run 1:
// boron_dec
module boron_dec (
    input  clk, rst, start, input [63:0] plain_text, input [79:0] master_key,
    output reg done, output reg [63:0] cipher_text
);
    parameter IDLE = 3'b000, KEYGEN = 3'b011, ROUND = 3'b001;
    reg [2:0] reg_sm_main;
    reg [4:0] reg_round_counter;
    reg [63:0] reg_plaintext;
    wire [63:0] reg_nextplaintext;
    reg [79:0] reg_key;
    wire [79:0] reg_nextkey, dec_reg_nextkey;
    key_scheduler ks(.clk(clk), .rst(rst), .round_counter(reg_round_counter), .i_ks_oldkey(reg_key), .o_ks_newkey(reg_nextkey));
    dec_key_scheduler dks(.clk(clk), .rst(rst), .round_counter(reg_round_counter), .i_ks_oldkey(reg_key), .o_ks_newkey(dec_reg_nextkey));
    dec_add_round_key ark(.i_ark_cipher(reg_plaintext), .i_ark_key(dec_reg_nextkey[63:0]), .o_ark_msg(reg_nextplaintext));
    always @(posedge clk ) begin
        if(!rst) begin
            reg_sm_main <= IDLE;
            done <= 1'b0;
        end
        else begin
            done <= 1'b0;
            case (reg_sm_main)
                IDLE:  
                    if(start) begin
                        reg_plaintext <= plain_text;
                        reg_key <= master_key;
                        reg_sm_main <= KEYGEN;
                        reg_round_counter <= 5'd1;
                    end
                    else
                        reg_sm_main <= IDLE;
                KEYGEN:
                    if(reg_round_counter < 25) begin
                        reg_key <= reg_nextkey;
                        reg_round_counter <= reg_round_counter + 1;
                        reg_sm_main <= KEYGEN;
                    end else begin
                        reg_sm_main <= ROUND;
                        reg_plaintext <= (reg_nextkey[63:0] ^ reg_plaintext);
                        reg_key <= reg_nextkey;
                    end
  ...
Size in the first run: roughly 1300 cells after synthesis, roughly 220 flip-flops, roughly 210 I/O pins, ~0.015 mm2 of cells after synthesis.
make LEC_CHECK=0 ABC_AREA=0 CAP_MARGIN=20 CORE_ASPECT_RATIO=1.0 CORE_MARGIN=2 CORE_UTILIZATION=70 CTS_CLUSTER_DIAMETER=127 GPL_ROUTABILITY_DRIVEN=0 GPL_TIMING_DRIVEN=1 HOLD_SLACK_MARGIN=-0.09 MAX_ROUTING_LAYER=met5 SETUP_SLACK_MARGIN=-0.18 SLEW_MARGIN=20 TNS_END_PERCENT=50 finish   # period 2.6 ns
run.sh (not shown) runs the stock make flow with config.mk's settings and CLKGATE_MAP_FILE=.
The final report for run 1 shows a completed flow and a layout that fails verification, specifically setup timing.
[inputs] run 2 vs run 1
# run 1
export LEC_CHECK = 0
export ABC_AREA = 0
export CAP_MARGIN = 20
export CORE_ASPECT_RATIO = 1.0
export CORE_MARGIN = 2
export CORE_UTILIZATION = 70
export CTS_CLUSTER_DIAMETER = 127
export GPL_ROUTABILITY_DRIVEN = 0
export GPL_TIMING_DRIVEN = 1
export HOLD_SLACK_MARGIN = -0.09
export MAX_ROUTING_LAYER = met5
export SETUP_SLACK_MARGIN = -0.18
export SLEW_MARGIN = 20
export TNS_END_PERCENT = 50
create_clock -name core_clock -period 2.6 [get_ports {clk}]
# run 2
export LEC_CHECK = 0
export CAP_MARGIN = 20
export CORE_MARGIN = 2
export CORE_UTILIZATION = 71
export SLEW_MARGIN = 20
create_clock -name core_clock -period 4.97 [get_ports {clk}]
[summary]
Of run 1 and run 2, just one finished clean: run 2.
What the final checks of run 1 revealed, after a flow that finished every stage, was a layout that fails on setup timing.
Run 2 vs run 1: die size down in run 2
Run 2: routing usage on met3 is 1.2 points higher than what run 1 reported.
Compared with run 1, in run 2 maximum frequency decreased by 15% relative to the old numbers; met2 routed wirelength decreased by 4100 um relative to the old numbers; worst hold slack decreased by 0.064 ns relative to the old numbers; clock-net power decreased by 54% relative to the old numbers; fraction of area in multi-input gates increased by 2.6 points relative to the old numbers.
Setup changes, run 2 to run 3
# run 2
export LEC_CHECK = 0
export CAP_MARGIN = 20
export CORE_MARGIN = 2
export CORE_UTILIZATION = 71
export SLEW_MARGIN = 20
create_clock -name core_clock -period 4.97 [get_ports {clk}]
# run 3
export LEC_CHECK = 0
export CAP_MARGIN = 20
export CORE_MARGIN = 2
export CORE_UTILIZATION = 57
export SLEW_MARGIN = 20
create_clock -name core_clock -period 2.57 [get_ports {clk}]
Notes after the runs:
Run 3 finished all stages; however, its layout fails the closing checks, the failures being setup timing.
Row worst hold slack: run 3 higher / run 2 lower
First element of the critical path = reg_plaintext[56]: run 2; first element of the critical path = reg_plaintext[12]: run 3
Run 3 vs run 2: die area up by more than 10%
Via count: run 3 vs run 2 up 521
Delta (run 3 minus run 2): number of cells in the design after placement +13%, area added between synthesis and finish up 19 points.
Modified inputs, run 4 compared to run 3
# run 3
export LEC_CHECK = 0
export CAP_MARGIN = 20
export CORE_MARGIN = 2
export CORE_UTILIZATION = 57
export SLEW_MARGIN = 20
create_clock -name core_clock -period 2.57 [get_ports {clk}]
# run 4
export LEC_CHECK = 0
export CAP_MARGIN = 20
export CORE_MARGIN = 2
export CORE_UTILIZATION = 72
export CTS_CLUSTER_SIZE = 10
export SETUP_SLACK_MARGIN = 1.46
export SLEW_MARGIN = 20
create_clock -name core_clock -period 4.97 [get_ports {clk}]
==> results <==
Every stage of the flow completed for run 4, and the final layout passed the timing, DRC and antenna checks. Run 4 vs. run 3: final critical-path setup slack went up by 1.69 ns; via count of the first global-routing pass decreased by about 5% relative to the old numbers; via count went down; post-synthesis chip area from yosys stayed essentially flat; die area fell by about 20%. Core utilization (higher): run 4. Critical-path maximum fanout in run 4 is 1 higher than in run 3.

========
== red ==
boron_dec again, from the RTL that the note above started with.
==> flow/config.mk <==
export PLATFORM = sky130hd
export DESIGN_NAME = boron_dec
export DESIGN_NICKNAME = boron_dec
export VERILOG_FILES = /design/flow/design.v
export SDC_FILE = /design/flow/constraint.sdc
export NUM_CORES = 4
export LEC_CHECK = 0
export ABC_AREA = 0
export CAP_MARGIN = 20
export CORE_ASPECT_RATIO = 1.79
export CORE_MARGIN = 2
export CORE_UTILIZATION = 71
export CTS_CLUSTER_DIAMETER = 170
export CTS_CLUSTER_SIZE = 48
export GPL_ROUTABILITY_DRIVEN = 0
export GPL_TIMING_DRIVEN = 1
export HOLD_SLACK_MARGIN = -0.08
export MAX_ROUTING_LAYER = met5
export PLACE_DENSITY = 0.35
export SETUP_SLACK_MARGIN = 0.43
export SLEW_MARGIN = 20
export TNS_END_PERCENT = 50
==> flow/constraint.sdc <==
create_clock -name core_clock -period 2.88 [get_ports {clk}]
set_input_delay 0.5760 -clock core_clock [delete_from_list [all_inputs] [get_ports {clk}]]
set_output_delay 0.5760 -clock core_clock [all_outputs]
set_load 0.01 [all_outputs]
red: aborted in 5_1_grt (tool error)
For blue, these inputs were changed with respect to red:
Settings: CTS_CLUSTER_SIZE: 48 -> unset; MAX_ROUTING_LAYER: met5 -> unset; TNS_END_PERCENT: 50 -> unset; ABC_AREA: 0 -> 1; CORE_ASPECT_RATIO: 1.79 -> unset; CORE_UTILIZATION: 71 -> 40; GPL_ROUTABILITY_DRIVEN: 0 -> unset; HOLD_SLACK_MARGIN: -0.08 -> unset; SETUP_SLACK_MARGIN: 0.43 -> unset; GPL_TIMING_DRIVEN: 1 -> 0; PLACE_DENSITY: 0.35 -> unset; CTS_CLUSTER_DIAMETER: 170 -> unset; the clock period (ns, I/O delays scaled along): 2.88 -> 5.0.
Notes after the runs:
- blue: no failed stages, no open violations at the end
- Delta(fraction of the mapped netlist area in simple logic gates, blue - red) > 0
- Status: compound-gate portion of the synthesized area parity (red, blue)
- For the fraction of synthesized area in multiplexers, blue came in 8.3 points lower than red did.
- Min clock buffer count from CTS across blue and red: red
- Count of distinct cell types in the synthesized netlist of blue falls short of that of red by more than 10%.
- Of blue and red, it is blue that has the higher cell area after technology mapping.
- What red reported for total die area has to be multiplied by 1.9 to get the figure for blue.
> inputs changed (blue -> green)
Settings: setting CTS_CLUSTER_DIAMETER to 274 for the first time; setting CELL_PAD_IN_SITES_DETAIL_PLACEMENT to 2 for the first time; setting SETUP_SLACK_MARGIN to 0.65 for the first time.
[summary]
Per the comparison of green with blue, relative slew slack went down 12 points, clock buffer instance count of the final layout went down 22%. green finished every step from synthesis to the final layout, and the layout passed the timing, DRC and antenna checks. green vs blue — net switching power of the design climbed by more than a quarter. The overall routed net length of green is higher than that of blue. Compared to blue, green has worst setup slack after layout 0.55 ns lower.

========
boron_dec again, from the RTL that the note above started with.
==> flow/config.mk <==
export PLATFORM = sky130hd
export DESIGN_NAME = boron_dec
export DESIGN_NICKNAME = boron_dec
export VERILOG_FILES = /design/flow/design.v
export SDC_FILE = /design/flow/constraint.sdc
export NUM_CORES = 4
export LEC_CHECK = 0
export ABC_AREA = 0
export CAP_MARGIN = 20
export CORE_ASPECT_RATIO = 1.0
export CORE_MARGIN = 2
export CORE_UTILIZATION = 70
export CTS_CLUSTER_DIAMETER = 127
export CTS_CLUSTER_SIZE = 18
export GPL_ROUTABILITY_DRIVEN = 0
export GPL_TIMING_DRIVEN = 1
export HOLD_SLACK_MARGIN = -0.09
export MAX_ROUTING_LAYER = met5
export SETUP_SLACK_MARGIN = -0.18
export SLEW_MARGIN = 30
export TNS_END_PERCENT = 50
==> flow/constraint.sdc <==
create_clock -name core_clock -period 2.6 [get_ports {clk}]
set_input_delay 0.5200 -clock core_clock [delete_from_list [all_inputs] [get_ports {clk}]]
set_output_delay 0.5200 -clock core_clock [all_outputs]
set_load 0.01 [all_outputs]
The starting point completed and failed the layout checks on negative setup slack.
Rerun with:
==> flow/config.mk (replaced) <==
export PLATFORM = sky130hd
export DESIGN_NAME = boron_dec
export DESIGN_NICKNAME = boron_dec
export VERILOG_FILES = /design/flow/design.v
export SDC_FILE = /design/flow/constraint.sdc
export NUM_CORES = 4
export LEC_CHECK = 0
export CAP_MARGIN = 20
export CORE_MARGIN = 2
export CORE_UTILIZATION = 70
export CTS_CLUSTER_SIZE = 39
export HOLD_SLACK_MARGIN = -0.09
export PLACE_DENSITY = 0.76
export SLEW_MARGIN = 20
==> flow/constraint.sdc (replaced) <==
create_clock -name core_clock -period 3.73 [get_ports {clk}]
set_input_delay 0.7460 -clock core_clock [delete_from_list [all_inputs] [get_ports {clk}]]
set_output_delay 0.7460 -clock core_clock [all_outputs]
set_load 0.01 [all_outputs]
=>
- The new run completed without violations
- worst setup slack is better by 760 ps
- core utilization came out lower by 4.0 points
- wire length decreases by 9.7%
- register-to-register slack gets better by 760 ps
- sequential share of layout area climbs by 1.6 points
- clock-buffer cell count climbs by 10
- power shrinks by 28%
- sequential power decreases by 29%
Rerun with:
--- a/flow/config.mk
+++ b/flow/config.mk
@@ -9,6 +9,3 @@
 export CORE_MARGIN = 2
-export CORE_UTILIZATION = 70
-export CTS_CLUSTER_SIZE = 39
-export HOLD_SLACK_MARGIN = -0.09
-export PLACE_DENSITY = 0.76
+export CORE_UTILIZATION = 40
 export SLEW_MARGIN = 20
==> flow/constraint.sdc (replaced) <==
create_clock -name core_clock -period 5.0 [get_ports {clk}]
set_input_delay 1.0000 -clock core_clock [delete_from_list [all_inputs] [get_ports {clk}]]
set_output_delay 1.0000 -clock core_clock [all_outputs]
set_load 0.01 [all_outputs]
Result: The new run completed without violations. Die size goes up by 73%. Clock skew stays flat. Count of clock-buffer cells in the layout goes up by 3. Hold slack gets worse by 58 ps. Maximum frequency goes down by about 5.3%. Sequential share of layout area goes down by 0.46 points.

========
boron_dec again, from the RTL that the note above started with.
clock: 3.73 ns
lec_check: 0
cap_margin: 20
core_margin: 2
core_utilization: 69
cts_cluster_diameter: 31
cts_cluster_size: 50
hold_slack_margin: -0.09
slew_margin: 20
==> next run, changes <==
Settings changed: CORE_UTILIZATION 69 to 65, CTS_CLUSTER_DIAMETER 31 to default, CTS_CLUSTER_SIZE 50 to default, HOLD_SLACK_MARGIN -0.09 to -0.1.
Clock period 3.73 ns to 2.78 ns, I/O delays scaled along.
Die area is higher by a few percent; clock skew barely changes; flip-flop count does not change; core utilization fell by 5.1 points; hold slack gets better by 0.010 ns; first-iteration DRC count fell by roughly a tenth; worst setup slack gets worse by 0.42 ns.
==> next run, changes <==
Settings changed: CAP_MARGIN 20 to 15, CORE_UTILIZATION 65 to 72, HOLD_SLACK_MARGIN -0.1 to default.
Clock period 2.78 ns to 3.64 ns, I/O delays scaled along.
After rerunning: Sequential power falls by 23%. Routed wire length rises by 3.3%. Worst setup slack improved by 0.22 ns. Final area falls by 4.4%. Via count rises by 0.75%. Maximum frequency falls by 19%. Total power falls by 23%. Cell count falls by 5.7%.
==> next run, changes <==
Settings changed: CAP_MARGIN 15 to 20, CORE_UTILIZATION 72 to 40.
Clock period 3.64 ns to 3.36 ns, I/O delays scaled along.
Setup slack improved by 0.016 ns; power grows by a few percent; via count shrinks by a little under a tenth; combinational power grows by a few percent; sequential share of layout area shrinks by 0.51 points.

========
Starting RTL as in the previous note.
Settings: LEC_CHECK=0, ABC_AREA=0, CAP_MARGIN=20, CORE_ASPECT_RATIO=1.0, CORE_MARGIN=2, CORE_UTILIZATION=72, CTS_CLUSTER_DIAMETER=127, CTS_CLUSTER_SIZE=18, GPL_ROUTABILITY_DRIVEN=0, GPL_TIMING_DRIVEN=1, HOLD_SLACK_MARGIN=-0.09, MAX_ROUTING_LAYER=met5, PLACE_DENSITY=0.35, SETUP_SLACK_MARGIN=-0.18, SLEW_MARGIN=30, TNS_END_PERCENT=50; clock period 2.6 ns.
The baseline produced a layout that fails on setup timing.
Change:
- ABC_AREA: 0 -> not set
- CORE_ASPECT_RATIO: 1.0 -> not set
- CORE_UTILIZATION: 72 -> 69
- CTS_CLUSTER_DIAMETER: 127 -> not set
- CTS_CLUSTER_SIZE: 18 -> not set
- GPL_ROUTABILITY_DRIVEN: 0 -> not set
- GPL_TIMING_DRIVEN: 1 -> not set
- HOLD_SLACK_MARGIN: -0.09 -> not set
- MAX_ROUTING_LAYER: met5 -> not set
- PLACE_DENSITY: 0.35 -> not set
- SETUP_SLACK_MARGIN: -0.18 -> not set
- SLEW_MARGIN: 30 -> 20
- TNS_END_PERCENT: 50 -> not set
- clock period: 2.6 -> 3.36 ns (I/O delays scaled with it)
After rerunning:
- This time the run finished with timing, DRC and antenna clean
- routed wire length goes down by 25%
- setup slack improved by 0.58 ns
- design area decreases by 4.5%
- critical path depth rises by 2
- count of clock-buffer cells in the layout rose by 6
- utilization fell by 7.9 points
Change:
- CORE_UTILIZATION: 69 -> 65
- CTS_CLUSTER_SIZE: not set -> 38
- HOLD_SLACK_MARGIN: not set -> 0.3
- clock period: 3.36 -> 2.57 ns (I/O delays scaled with it)
Now the flow finished with setup timing left. Worst setup slack loses 0.42 ns. Area after synthesis does not change. Cell area climbs by about 12%.
Change:
- CORE_UTILIZATION: 65 -> 68
- TNS_END_PERCENT: not set -> 70
- clock period: 2.57 -> 2.81 ns (I/O delays scaled with it)
With this change the flow passed the timing, DRC and antenna checks; non-clock buffer count shrinks by 100; worst setup slack is better by 0.18 ns; critical path depth falls by 1; synthesized area stays the same; register-to-register slack improves by 0.18 ns; clock power shrinks by about 2%; combinational power shrinks by 26%; routed wire length goes down by 8.3%; utilization decreases by 0.78 points.

========
The RTL this note starts from:
==> flow/design.v <==
module s_box (
    input [3:0] i_sb, output [3:0] o_sb
);
    assign o_sb[0] = (!i_sb[3]&!i_sb[2]&i_sb[1]) | (!i_sb[2]&i_sb[1]&i_sb[0]) 
    | (!i_sb[3]&i_sb[2]&!i_sb[1]) | (i_sb[2]&!i_sb[1]&i_sb[0]) | 
    (i_sb[3]&!i_sb[2]&!i_sb[1]&!i_sb[0]) | (i_sb[3]&i_sb[2]&i_sb[1]&!i_sb[0]);
    assign o_sb[1] = (!i_sb[3]&!i_sb[2]&!i_sb[0]) | (!i_sb[3]&!i_sb[1]&!i_sb[0]) | (i_sb[2]&i_sb[1]&i_sb[0]) 
| (i_sb[3]&!i_sb[2]&i_sb[0]) | (i_sb[3]&i_sb[2]&i_sb[1]);
    assign o_sb[2] = (!i_sb[3]&!i_sb[2]&!i_sb[1]) | (!i_sb[2]&!i_sb[1]&!i_sb[0]) | (!i_sb[3]&i_sb[2]&!i_sb[0]) 
| (i_sb[3]&i_sb[1]&i_sb[0]) | (i_sb[3]&i_sb[2]&i_sb[0]);
    assign o_sb[3] = (!i_sb[3]&!i_sb[2]&!i_sb[0]) | (!i_sb[3]&i_sb[1]&!i_sb[0]) | (!i_sb[3]&i_sb[2]&i_sb[0]) 
| (i_sb[3]&!i_sb[1]&!i_sb[0]) | (i_sb[3]&!i_sb[2]&i_sb[1]&i_sb[0]);
endmodule
module block_shuffle (
    input [15:0] i_bs, output [15:0] o_bs
);
    assign o_bs = {i_bs[7:4], i_bs[3:0], i_bs[15:12], i_bs[11:8]};
endmodule
module round_permutation #(
    parameter [5:0] shift = 5'b0000,
    parameter [7:0] data_length = 8'd16
)(
    input [data_length - 1:0] i_rp,  output [data_length - 1:0] o_rp
); 
assign o_rp = (i_rp << shift) | (i_rp >> (data_length - shift));
endmodule
module key_scheduler (
    input clk, rst, input [4:0] round_counter, input [79:0] i_ks_oldkey, output [79:0] o_ks_newkey 
);
    wire [79:0] level_shift;
    wire [79:0] level_sbox;
    wire [4:0] xor_rc;
    round_permutation #(.shift(13), .data_length(80)) rp (.i_rp(i_ks_oldkey), .o_rp(level_shift));
    s_box sb(.i_sb(level_shift[3:0]), .o_sb(level_sbox[3:0]));
    assign level_sbox[79:4] = level_shift[79:4];
    assign xor_rc = level_sbox[63:59]^(round_counter -1);
    assign o_ks_newkey = {level_sbox[79:64], xor_rc, level_sbox[58:0]};
endmodule
module dec_s_box (
    input [3:0] i_sb, output reg [3:0] o_sb 
);
    always @(*) begin
        case(i_sb)
        4'h0: o_sb = 4'hA;
        4'h1: o_sb = 4'h3;
        4'h2: o_sb = 4'h9;
        4'h3: o_sb = 4'hE;
        4'h4: o_sb = 4'h1;
        4'h5: o_sb = 4'hD;
        4'h6: o_sb = 4'hF;
        4'h7: o_sb = 4'h4;
        4'h8: o_sb = 4'hC;
        4'h9: o_sb = 4'h5;
        4'hA: o_sb = 4'h7;
        4'hB: o_sb = 4'h2;
        4'hC: o_sb = 4'h6;
        4'hD: o_sb = 4'h8;
        4'hE: o_sb = 4'h0;
        4'hF: o_sb = 4'hB;
        endcase
    end
endmodule
module dec_block_shuffle (
    input [15:0] i_bs, output [15:0] o_bs
);
    block_shuffle bs (i_bs, o_bs);
endmodule
module dec_round_permutation #(
    parameter [5:0] shift = 5'b0000,
    parameter [7:0] data_length = 8'd16
)(
    input [data_length - 1:0] i_rp,  output [data_length - 1:0] o_rp
); 
    assign o_rp = (i_rp >> shift) | (i_rp << (data_length - shift));
endmodule
module dec_XOR_layer (
    input [63:0] i_xor, output [63:0] o_xor
);
    assign o_xor = {(i_xor[63:48]^i_xor[47:32]), (i_xor[47:32]^i_xor[31:16]^i_xor[15:0]),(i_xor[63:48]^i_xor[47:32]^i_xor[31:16]), (i_xor[31:16]^i_xor[15:0])};
endmodule
module dec_permutation_layer (
    input [63:0] i_pl, output [63:0] o_pl
);
    wire [63:0] rp2bs;
    wire [63:0] xor2rp;
    dec_XOR_layer xl(.i_xor(i_pl), .o_xor(xor2rp));
            dec_round_permutation #(.shift(1), .data_length(16)) rp0(.i_rp(xor2rp[(16*0 + 15):16*0]), .o_rp(rp2bs[15:0]));
            dec_round_permutation #(.shift(4), .data_length(16)) rp1(.i_rp(xor2rp[(16*1 + 15):16*1]), .o_rp(rp2bs[(16 + 15):16*1]));
            dec_round_permutation #(.shift(7), .data_length(16)) rp2(.i_rp(xor2rp[(16*2 + 15):16*2]), .o_rp(rp2bs[(16*2 + 15):16*2]));
            dec_round_permutation #(.shift(9), .data_length(16)) rp3(.i_rp(xor2rp[(16*3 + 15):16*3]), .o_rp(rp2bs[(16*3 + 15):16*3]));
    genvar i;
    generate
        for (i = 0; i < 4; i = i +1 ) begin
            dec_block_shuffle bs(.i_bs(rp2bs[(16*i + 15):16*i]), .o_bs(o_pl[(16*i + 15):16*i]));
        end
    endgenerate
endmodule
module dec_add_round_key (
    input [63:0] i_ark_cipher, input [63:0] i_ark_key,
    output [63:0] o_ark_msg
);
    wire [63:0] sb2xor;
    wire [63:0] pl2sb;
    dec_permutation_layer pl(.i_pl(i_ark_cipher), .o_pl(pl2sb));
    genvar j;
    generate    
    for(j=0; j < 16; j = j + 1) begin
            dec_s_box sb(.i_sb(pl2sb[(4*j + 3):4*j]), .o_sb(sb2xor[(4*j + 3):4*j]));
        end
    endgenerate
    assign o_ark_msg = i_ark_key ^ sb2xor;
endmodule
module dec_key_scheduler (
    input clk, rst, input [4:0] round_counter, input [79:0] i_ks_oldkey, output [79:0] o_ks_newkey 
);
    wire [79:0] level_shift;
    wire [79:0] level_sbox;
    wire [4:0] xor_rc;
    assign {level_sbox[79:64], xor_rc, level_sbox[58:0]} = i_ks_oldkey;
    assign level_sbox[63:59] = xor_rc ^(round_counter -1);
    assign level_shift[79:4] = level_sbox[79:4];
    dec_s_box sb(.i_sb(level_sbox[3:0]), .o_sb(level_shift[3:0]));
    dec_round_permutation #(.shift(13), .data_length(80)) rp (.i_rp(level_shift), .o_rp(o_ks_newkey));
endmodule
module boron_dec (
    input  clk, rst, start, input [63:0] plain_text, input [79:0] master_key,
    output reg done, output reg [63:0] cipher_text
);
    parameter IDLE = 3'b000, KEYGEN = 3'b011, ROUND = 3'b001;
    reg [2:0] reg_sm_main;
    reg [4:0] reg_round_counter;
    reg [63:0] reg_plaintext;
    wire [63:0] reg_nextplaintext;
    reg [79:0] reg_key;
    wire [79:0] reg_nextkey, dec_reg_nextkey;
    key_scheduler ks(.clk(clk), .rst(rst), .round_counter(reg_round_counter), .i_ks_oldkey(reg_key), .o_ks_newkey(reg_nextkey));
    dec_key_scheduler dks(.clk(clk), .rst(rst), .round_counter(reg_round_counter), .i_ks_oldkey(reg_key), .o_ks_newkey(dec_reg_nextkey));
    dec_add_round_key ark(.i_ark_cipher(reg_plaintext), .i_ark_key(dec_reg_nextkey[63:0]), .o_ark_msg(reg_nextplaintext));
    always @(posedge clk ) begin
        if(!rst) begin
            reg_sm_main <= IDLE;
            done <= 1'b0;
        end
        else begin
            done <= 1'b0;
            case (reg_sm_main)
                IDLE:  
                    if(start) begin
                        reg_plaintext <= plain_text;
                        reg_key <= master_key;
                        reg_sm_main <= KEYGEN;
                        reg_round_counter <= 5'd1;
                    end
                    else
                        reg_sm_main <= IDLE;
                KEYGEN:
                    if(reg_round_counter < 25) begin
                        reg_key <= reg_nextkey;
                        reg_round_counter <= reg_round_counter + 1;
                        reg_sm_main <= KEYGEN;
                    end else begin
                        reg_sm_main <= ROUND;
                        reg_plaintext <= (reg_nextkey[63:0] ^ reg_plaintext);
                        reg_key <= reg_nextkey;
                    end
                ROUND:
                    if(reg_round_counter > 1) begin
                        reg_plaintext <= reg_nextplaintext;
                        reg_key <= dec_reg_nextkey;
                        reg_round_counter <= reg_round_counter - 1;
                        reg_sm_main <= ROUND;
                    end
                    else begin
                        cipher_text <= reg_nextplaintext;
                        done <= 1'b1;
                        reg_sm_main <= IDLE;
                    end
                default:
                    reg_sm_main <= IDLE;
            endcase
        end
    end
endmodule
Settings: LEC_CHECK=0, ABC_AREA=0, CAP_MARGIN=20, CORE_ASPECT_RATIO=1.79, CORE_MARGIN=9, CORE_UTILIZATION=29, CTS_CLUSTER_DIAMETER=170, GPL_ROUTABILITY_DRIVEN=0, GPL_TIMING_DRIVEN=1, MAX_ROUTING_LAYER=met5, PLACE_DENSITY_LB_ADDON=0.03, SETUP_SLACK_MARGIN=0.43, SLEW_MARGIN=20, TNS_END_PERCENT=50; clock period 2.11 ns.
The starting point produced a layout that fails on setup timing.
Next try:
- CORE_MARGIN: 9 -> 2
- CORE_UTILIZATION: 29 -> 72
- CTS_CLUSTER_SIZE: not set -> 40
- PLACE_DENSITY: not set -> 0.64
- PLACE_DENSITY_LB_ADDON: 0.03 -> not set
- clock period: 2.11 -> 1.22 ns (I/O delays scaled with it)
The changed run ended with an error in detailed placement (DPL-0033). Synthesized area stays the same. Synthesized cell count does not change. Die area goes down by about 60%.
Next try:
- CELL_PAD_IN_SITES_DETAIL_PLACEMENT: not set -> 2
- CORE_ASPECT_RATIO: 1.79 -> 0.58
- CORE_MARGIN: 2 -> 9
- CORE_UTILIZATION: 72 -> 29
- CTS_CLUSTER_SIZE: 40 -> not set
- MIN_ROUTING_LAYER: not set -> met1
- PLACE_DENSITY: 0.64 -> not set
- PLACE_DENSITY_LB_ADDON: not set -> 0.03
- clock period: 1.22 -> 5.76 ns (I/O delays scaled with it)
=>
- This time the run produced a clean layout
- die area went up to 2.7 times its value
- synthesized area stays the same
- synthesized cell count stays the same
Next try:
- CORE_ASPECT_RATIO: 0.58 -> 1.07
- HOLD_SLACK_MARGIN: not set -> 0.16
- MAX_ROUTING_LAYER: met5 -> met4
- PLACE_DENSITY_LB_ADDON: 0.03 -> 0.2
The changed run went through all stages and came out clean.
Clock-buffer cell count increases by 2.
Core utilization stays flat.
Total power rises by 6.2%.
Global-route usage rises by 0.18 points.
Maximum frequency is higher by about 1.6%.
Design area grows by about 0.9%.
Wire length drops by 2.7%.
Synthesized cell count does not change.
Next try:
- ABC_AREA: 0 -> not set
- CELL_PAD_IN_SITES_DETAIL_PLACEMENT: 2 -> not set
- CORE_ASPECT_RATIO: 1.07 -> not set
- CORE_MARGIN: 9 -> 2
- CORE_UTILIZATION: 29 -> 66
- CTS_CLUSTER_DIAMETER: 170 -> not set
- GPL_ROUTABILITY_DRIVEN: 0 -> not set
- GPL_TIMING_DRIVEN: 1 -> not set
- HOLD_SLACK_MARGIN: 0.16 -> -0.09
- MAX_ROUTING_LAYER: met4 -> not set
- MIN_ROUTING_LAYER: met1 -> not set
- PLACE_DENSITY_LB_ADDON: 0.2 -> not set
- SETUP_SLACK_MARGIN: 0.43 -> not set
- TNS_END_PERCENT: 50 -> not set
- clock period: 5.76 -> 3.73 ns (I/O delays scaled with it)
The new run finished clean.
Worst setup slack gets worse by 1500 ps.
Design area decreases by 2.9%.
Total power is higher by 44%.
Global-route usage went up by 16 points.
Sequential power increases by 54%.
Via count climbs by 1.4%.
Clock power went up by 34%.
Critical path depth does not change.
No activity file was given, so power comes from the tool's default toggle rates.
